==> run a: inputs <==
==> flow/design.v <==
module cordic(
    input signed [29:0] i_angle,
    input i_clk,
    input i_rst,
    input i_start,
    output signed [29:0] o_sin,
    output signed [29:0] o_cos,
    output o_done
);
localparam WD_EXT = 28;
localparam WD_INT = 62;
localparam START_VAL = 64'h26dd3b6a10d79a00;
localparam max_i = 8'd62;
reg signed [WD_INT+1:0] x;
reg signed [WD_INT+1:0] y; 
reg signed [WD_INT+1:0] z; 
reg signed [WD_INT+1:0] angle;
reg done;
assign o_done = done;
assign o_sin = y[(WD_INT+1):(WD_INT-WD_EXT)];
assign o_cos = x[(WD_INT+1):(WD_INT-WD_EXT)];
reg [7:0] i;
reg [7:0] state;
localparam 
    s_rst = 8'b0,
    s_work = 8'b1;
wire [WD_INT+1:0] atan [WD_INT:0];
assign atan[0] = 	63'h3243f6a8885a3000;
assign atan[1] = 	63'h1dac670561bb4f00;
assign atan[2] = 	63'hfadbafc96406e80;
assign atan[3] = 	63'h7f56ea6ab0bdb80;
assign atan[4] = 	63'h3feab76e59fbd40;
assign atan[5] = 	63'h1ffd55bba976250;
assign atan[6] = 	63'hfffaaadddb94d8;
assign atan[7] = 	63'h7fff5556eeea5c;
assign atan[8] = 	63'h3fffeaaab7776e;
assign atan[9] = 	63'h1ffffd5555bbbc;
assign atan[10] = 	63'hfffffaaaaadde;
assign atan[11] = 	63'h7fffff555556e;
assign atan[12] = 	63'h3fffffeaaaaaa;
assign atan[13] = 	63'h1ffffffd55554;
assign atan[14] = 	63'hfffffffaaaaa;
assign atan[15] = 	63'h7fffffff5554;
assign atan[16] = 	63'h3fffffffeaaa;
assign atan[17] = 	63'h1ffffffffd54;
assign atan[18] = 	63'hfffffffffaa;
assign atan[19] = 	63'h7fffffffff4;
assign atan[20] = 	63'h3fffffffffe;
assign atan[21] = 	63'h1fffffffffe;
assign atan[22] = 	63'hfffffffffe;
assign atan[23] = 	63'h7ffffffffe;
assign atan[24] = 	63'h3ffffffffe;
assign atan[25] = 	63'h1ffffffffe;
assign atan[26] = 	63'hffffffffe;
assign atan[27] = 	63'h800000000;
assign atan[28] = 	63'h400000000;
assign atan[29] = 	63'h200000000;
assign atan[30] = 	63'h100000000;
assign atan[31] = 	63'h80000000;
assign atan[32] = 	63'h40000000;
assign atan[33] = 	63'h20000000;
assign atan[34] = 	63'h10000000;
assign atan[35] = 	63'h8000000;
assign atan[36] = 	63'h4000000;
assign atan[37] = 	63'h2000000;
assign atan[38] = 	63'h1000000;
assign atan[39] = 	63'h800000;
assign atan[40] = 	63'h400000;
assign atan[41] = 	63'h200000;
assign atan[42] = 	63'h100000;
assign atan[43] = 	63'h80000;
assign atan[44] = 	63'h40000;
assign atan[45] = 	63'h20000;
assign atan[46] = 	63'h10000;
assign atan[47] = 	63'h8000;
assign atan[48] = 	63'h4000;
assign atan[49] = 	63'h2000;
assign atan[50] = 	63'h1000;
assign atan[51] = 	63'h800;
assign atan[52] = 	63'h400;
assign atan[53] = 	63'h200;
assign atan[54] = 	63'h100;
assign atan[55] = 	63'h80;
assign atan[56] = 	63'h40;
assign atan[57] = 	63'h20;
assign atan[58] = 	63'h10;
assign atan[59] = 	63'h8;
assign atan[60] = 	63'h4;
assign atan[61] = 	63'h2;
assign atan[62] = 	63'h1;
always @(posedge i_clk) begin
    if(i_rst) begin
        x <= 0;
        y <= 0;
        done <= 0;
        i <= 0;
        state <= s_rst;
    end
    else begin
        case (state)
            s_rst: begin
                if(i_start) begin
                    angle <= i_angle <<< (WD_INT-WD_EXT);
                    state <= s_work;
                    i <= 0;
                    x <= START_VAL;
                    y <= 0;
                    z <= 0;
                    done <= 0;
                end
            end
            s_work: begin
                if (z<=angle) begin
                    z <= z + atan[i];
                    x <= x - (y>>>i);
                    y <= y + (x>>>i);
                end
                else begin
                    z <= z - atan[i];
                    x <= x + (y>>>i);
                    y <= y - (x>>>i);
                end
                i <= i+1;
                if(i == max_i) begin
                    done <= 1'b1;
                    state <= s_rst;
                end
            end
        endcase
    end
end
endmodule
==> flow/run.sh <==
#!/bin/bash
# the make line also repeats each setting of config.mk as NAME=value (left out here)
make -C /OpenROAD-flow-scripts/flow DESIGN_CONFIG=/design/flow/config.mk WORK_HOME=/design/flow/orfs CLKGATE_MAP_FILE= finish
==> flow/config.mk <==
export PLATFORM = sky130hd
export DESIGN_NAME = cordic
export DESIGN_NICKNAME = cordic
export VERILOG_FILES = /design/flow/design.v
export SDC_FILE = /design/flow/constraint.sdc
export NUM_CORES = 4
export LEC_CHECK = 0
export ABC_AREA = 1
export CAP_MARGIN = 20
export CORE_ASPECT_RATIO = 0.5
export CORE_MARGIN = 2
export CORE_UTILIZATION = 72
export CTS_CLUSTER_DIAMETER = 333
export PLACE_DENSITY = 0.37
export SLEW_MARGIN = 20
==> flow/constraint.sdc <==
create_clock -name core_clock -period 5.68 [get_ports {i_clk}]
set_input_delay 1.1360 -clock core_clock [delete_from_list [all_inputs] [get_ports {i_clk}]]
set_output_delay 1.1360 -clock core_clock [all_outputs]
set_load 0.01 [all_outputs]
==> run b (differences from run a) <==
==> flow/config.mk (replaced) <==
export PLATFORM = sky130hd
export DESIGN_NAME = cordic
export DESIGN_NICKNAME = cordic
export VERILOG_FILES = /design/flow/design.v
export SDC_FILE = /design/flow/constraint.sdc
export NUM_CORES = 4
export LEC_CHECK = 0
export CAP_MARGIN = 20
export CORE_MARGIN = 2
export CORE_UTILIZATION = 40
export SLEW_MARGIN = 20
==> flow/constraint.sdc (replaced) <==
create_clock -name core_clock -period 10.4 [get_ports {i_clk}]
set_input_delay 2.0800 -clock core_clock [delete_from_list [all_inputs] [get_ports {i_clk}]]
set_output_delay 2.0800 -clock core_clock [all_outputs]
set_load 0.01 [all_outputs]
==> run c (differences from run a) <==
==> flow/config.mk (replaced) <==
export PLATFORM = sky130hd
export DESIGN_NAME = cordic
export DESIGN_NICKNAME = cordic
export VERILOG_FILES = /design/flow/design.v
export SDC_FILE = /design/flow/constraint.sdc
export NUM_CORES = 4
export LEC_CHECK = 0
export CAP_MARGIN = 20
export CELL_PAD_IN_SITES_GLOBAL_PLACEMENT = 1
export CORE_ASPECT_RATIO = 0.78
export CORE_MARGIN = 7
export CORE_UTILIZATION = 43
export CTS_CLUSTER_DIAMETER = 225
export CTS_CLUSTER_SIZE = 88
export GPL_ROUTABILITY_DRIVEN = 0
export MAX_ROUTING_LAYER = met5
export MIN_ROUTING_LAYER = met2
export PLACE_DENSITY_LB_ADDON = 0.06
export SETUP_SLACK_MARGIN = 1.5
export SLEW_MARGIN = 20
export TNS_END_PERCENT = 30
==> flow/constraint.sdc (replaced) <==
create_clock -name core_clock -period 9.76 [get_ports {i_clk}]
set_input_delay 1.9520 -clock core_clock [delete_from_list [all_inputs] [get_ports {i_clk}]]
set_output_delay 1.9520 -clock core_clock [all_outputs]
set_load 0.01 [all_outputs]
==> run d (differences from run a) <==
==> flow/config.mk (replaced) <==
export PLATFORM = sky130hd
export DESIGN_NAME = cordic
export DESIGN_NICKNAME = cordic
export VERILOG_FILES = /design/flow/design.v
export SDC_FILE = /design/flow/constraint.sdc
export NUM_CORES = 4
export LEC_CHECK = 0
export CAP_MARGIN = 20
export CELL_PAD_IN_SITES_GLOBAL_PLACEMENT = 1
export CORE_ASPECT_RATIO = 0.78
export CORE_MARGIN = 7
export CORE_UTILIZATION = 58
export CTS_CLUSTER_DIAMETER = 225
export CTS_CLUSTER_SIZE = 88
export MAX_ROUTING_LAYER = met4
export MIN_ROUTING_LAYER = met2
export PLACE_DENSITY_LB_ADDON = 0.06
export SETUP_SLACK_MARGIN = 1.5
export SLEW_MARGIN = 25
export TNS_END_PERCENT = 70
==> flow/constraint.sdc (replaced) <==
create_clock -name core_clock -period 12.0 [get_ports {i_clk}]
set_input_delay 2.4000 -clock core_clock [delete_from_list [all_inputs] [get_ports {i_clk}]]
set_output_delay 2.4000 -clock core_clock [all_outputs]
set_load 0.01 [all_outputs]
==> summary of the runs <==
Run d died in global routing (5_1_grt) with GRT-0116. Run a failed in global routing (5_1_grt), error GRT-0232. Run c died in global routing (5_1_grt) with GRT-0116. Run b completed without violations.
Die area, highest first: run b, run c, run d, run a.
Between run c and run a, the lower synthesized area is in run c (gap 9.2%, measured against run a).
Synthesized cell count is the same in run b and run d.
